## ftdi_bridge
module ftdi_bridge
#(
     parameter MODE             = "SYNC"
    ,parameter CLK_DIV          = 2
    ,parameter GP_OUTPUTS       = 32
    ,parameter GP_INPUTS        = 32
    ,parameter GPIO_ADDRESS     = 32'hf0000000
    ,parameter GP_IN_EVENT_MASK = 0
    ,parameter AXI_ID           = 0
)
(
     input           clk_i
    ,input           rst_i
    ,input           ftdi_rxf_i
    ,input           ftdi_txe_i
    ,input  [  7:0]  ftdi_data_in_i
    ,input           mem_awready_i
    ,input           mem_wready_i
    ,input           mem_bvalid_i
    ,input  [  1:0]  mem_bresp_i
    ,input  [  3:0]  mem_bid_i
    ,input           mem_arready_i
    ,input           mem_rvalid_i
    ,input  [ 31:0]  mem_rdata_i
    ,input  [  1:0]  mem_rresp_i
    ,input  [  3:0]  mem_rid_i
    ,input           mem_rlast_i
    ,input  [ 31:0]  gp_inputs_i
    ,output          ftdi_siwua_o
    ,output          ftdi_wrn_o
    ,output          ftdi_rdn_o
    ,output          ftdi_oen_o
    ,output [  7:0]  ftdi_data_out_o
    ,output          mem_awvalid_o
    ,output [ 31:0]  mem_awaddr_o
    ,output [  3:0]  mem_awid_o
    ,output [  7:0]  mem_awlen_o
    ,output [  1:0]  mem_awburst_o
    ,output          mem_wvalid_o
    ,output [ 31:0]  mem_wdata_o
    ,output [  3:0]  mem_wstrb_o
    ,output          mem_wlast_o
    ,output          mem_bready_o
    ,output          mem_arvalid_o
    ,output [ 31:0]  mem_araddr_o
    ,output [  3:0]  mem_arid_o
  ...
clock: 3.02 ns
lec_check: 0
cap_margin: 5
cell_pad_in_sites_detail_placement: 0
cell_pad_in_sites_global_placement: 1
core_margin: 5
core_utilization: 60
cts_cluster_size: 95
max_routing_layer: met5
setup_slack_margin: 0.71
slew_margin: 20
run.sh (not shown) runs the stock make flow with config.mk's settings and CLKGATE_MAP_FILE=.
The baseline finished with negative setup slack left.
Change:
- CELL_PAD_IN_SITES_GLOBAL_PLACEMENT: 1 -> 0
- CORE_MARGIN: 5 -> 2
- CORE_UTILIZATION: 60 -> 72
- CTS_CLUSTER_DIAMETER: unset -> 94
- PLACE_DENSITY_LB_ADDON: unset -> 0.18
- SETUP_SLACK_MARGIN: 0.71 -> 0.17
- clock period: 3.02 -> 1.83 ns (I/O delays scaled with it)
=>
- The new run ended with an error in global routing (5_1_grt) (GRT-0116)
- die area came out lower by 20%
- synthesized area does not change
- synthesized cell count stays the same
Change:
- CAP_MARGIN: 5 -> 20
- CELL_PAD_IN_SITES_DETAIL_PLACEMENT: 0 -> unset
- CELL_PAD_IN_SITES_GLOBAL_PLACEMENT: 0 -> unset
- CORE_UTILIZATION: 72 -> 60
- CTS_CLUSTER_DIAMETER: 94 -> unset
- CTS_CLUSTER_SIZE: 95 -> unset
- MAX_ROUTING_LAYER: met5 -> unset
- PLACE_DENSITY_LB_ADDON: 0.18 -> unset
- SETUP_SLACK_MARGIN: 0.17 -> unset
- clock period: 1.83 -> 4.42 ns (I/O delays scaled with it)
Now the flow ran to the end with no violations.
Die area rose by about a fifth.
Synthesized area does not change.
Synthesized cell count does not change.
Change:
- CORE_UTILIZATION: 60 -> 13
- clock period: 4.42 -> 12.0 ns (I/O delays scaled with it)
Result: Wire length went up by 4.3%; combinational power went down by 65%; utilization went down by 55 points; cell area went up by about 5.6%; count of clock-buffer cells in the layout went down by 29; register-to-register slack improves by 6.8 ns; worst setup slack improves by 6.5 ns; critical path depth went up by 2.

Starting RTL as in the previous note.
Settings: LEC_CHECK=0, ABC_AREA=1, CAP_MARGIN=20, CORE_ASPECT_RATIO=1.15, CORE_MARGIN=7, CORE_UTILIZATION=26, CTS_CLUSTER_DIAMETER=244, HOLD_SLACK_MARGIN=0.13, MAX_ROUTING_LAYER=met5, MIN_ROUTING_LAYER=met1, PLACE_DENSITY_LB_ADDON=0.1, SETUP_SLACK_MARGIN=0.84, SLEW_MARGIN=30, TNS_END_PERCENT=35; clock period 10.0 ns.
Edit:
Settings changed: ABC_AREA 1 to default, CORE_ASPECT_RATIO 1.15 to default, CORE_MARGIN 7 to 2, CORE_UTILIZATION 26 to 68, CTS_CLUSTER_DIAMETER 244 to default, CTS_CLUSTER_SIZE from default to 57, HOLD_SLACK_MARGIN 0.13 to default, MAX_ROUTING_LAYER met5 to default, MIN_ROUTING_LAYER met1 to default, PLACE_DENSITY_LB_ADDON 0.1 to default, SETUP_SLACK_MARGIN 0.84 to default, SLEW_MARGIN 30 to 20, TNS_END_PERCENT 35 to default.
Clock period 10.0 ns to 3.5 ns, I/O delays scaled along.
Effect:
- The new run produced a layout that fails on setup timing
- sequential power went up to 2.9 times its value
- critical path depth went up by 3
- power went up to 2.9 times its value
- final area went down by about 3.7%
- synthesized cell count went down by about 27%
- non-clock buffer count went up by 411
- sequential share of layout area went up by 2.2 points
- area after synthesis went down by 5.3%
Edit:
Settings changed: CORE_UTILIZATION 68 to 71, CTS_CLUSTER_SIZE 57 to 41, PLACE_DENSITY from default to 0.35, SETUP_SLACK_MARGIN from default to 3.21.
Clock period 3.5 ns to 11.2 ns, I/O delays scaled along.
Outcome: Now the flow produced a clean layout; utilization shrinks by 1.0 points; power shrinks by well over a third; cell area went down by a few percent.
Edit:
Settings changed: CORE_UTILIZATION 71 to 70, CTS_CLUSTER_SIZE 41 to 57, PLACE_DENSITY 0.35 to default, SETUP_SLACK_MARGIN 3.21 to -0.23.
Clock period 11.2 ns to 3.02 ns, I/O delays scaled along.
What happened: This time the run finished but fails on setup timing; cell count is higher by about 13%; final area is higher by 12%; maximum frequency went up by about 38%; count of clock-buffer cells in the layout shrinks by 16; worst hold slack got worse by 0.33 ns; global-route usage went up by 8.0 points; die area goes up by 1.4%; critical path depth grows by 3; worst setup slack loses 6.7 ns; wire length increases by about 23%.

## exp/lagoon
ftdi_bridge again, from the RTL that the note above started with.
clock: 3.84 ns
lec_check: 0
abc_area: 1
cap_margin: 20
cell_pad_in_sites_global_placement: 3
core_margin: 2
core_utilization: 46
max_routing_layer: met5
place_density: 0.4
setup_slack_margin: 0.29
slew_margin: 25
tns_end_percent: 70
exp/lagoon completed end to end with timing, DRC and antenna clean.
Inputs modified between exp/lagoon and exp/umber:
Settings: a deleted PLACE_DENSITY that had been 0.4; a deleted MAX_ROUTING_LAYER that had been met5; a deleted TNS_END_PERCENT that had been 70; a deleted ABC_AREA that had been 1; a deleted CELL_PAD_IN_SITES_GLOBAL_PLACEMENT that had been 3; a change of SLEW_MARGIN from 25 to 20; a deleted SETUP_SLACK_MARGIN that had been 0.29; a change of CORE_UTILIZATION from 46 to 40; a change of the clock period (ns, I/O delays scaled along) from 3.84 to 10.0.
## What came out
Diff exp/lagoon -> exp/umber: number of clock-tree buffers in the layout saw a decrease; worst setup slack grew by 4.27 ns; number of cells in the yosys synthesis report went down; relative max-transition margin went down by 15 points; total power draw now sits lower. Side by side, number of cell rows turned out higher in exp/umber than in exp/lagoon. [compare] base=exp/lagoon new=exp/umber: clock group power lost about 64%, relative contribution of the clock network to total power lost 0.7 points, arrival time of data at the critical path endpoint picked up an extra 1.84 ns, number of global-route vias before repair lost 5,294.
### exp/umber -> exp/garnet
Settings: putting PLACE_DENSITY at 0.35 where nothing was set; swapping 40 for 72 in CORE_UTILIZATION; putting SETUP_SLACK_MARGIN at 2.08 where nothing was set; swapping 10.0 for 7.25 in the clock period (ns, I/O delays scaled along).
==> results <==
Proportion of cell area occupied by multi-input gates (lower): exp/umber
Taking exp/umber as the reference point, the non-filler instance count after layout of exp/garnet falls by about 13%.
When exp/garnet is set beside exp/umber, its leakage component of the power turns out to be 1.4% smaller.
Max cell area across exp/umber and exp/garnet: exp/umber
Highest net fanout along the worst path, exp/umber and exp/garnet: lower on exp/garnet
According to the power report, total power for exp/garnet is higher than for exp/umber.
Uppermost signal routing layer after detailed routing = met4: exp/umber; uppermost signal routing layer after detailed routing = met5: exp/garnet
Re cell depth of the worst hold path: exp/garnet is 2 down on exp/umber.
In the reports for exp/umber and exp/garnet, the larger minimum hold slack belongs to exp/garnet.
[compare] base=exp/umber new=exp/garnet: largest stage delay on the critical path now larger; area added between synthesis and finish now smaller.
For exp/pepper, these inputs were changed with respect to exp/garnet:
Settings: PLACE_DENSITY now 0.67, was 0.35; CTS_CLUSTER_DIAMETER now 99, previously not set; SETUP_SLACK_MARGIN now -0.47, was 2.08; the clock period (ns, I/O delays scaled along) now 6.28, was 7.25.
==> results <==
- Taking exp/garnet as the reference, in exp/pepper wire length now larger; setup slack now smaller; final critical delay including setup and external delays now smaller.
- [exp/pepper] global-route total usage across every layer rose 1.3 points relative to exp/garnet
Power is estimated from default activity; no workload was simulated.
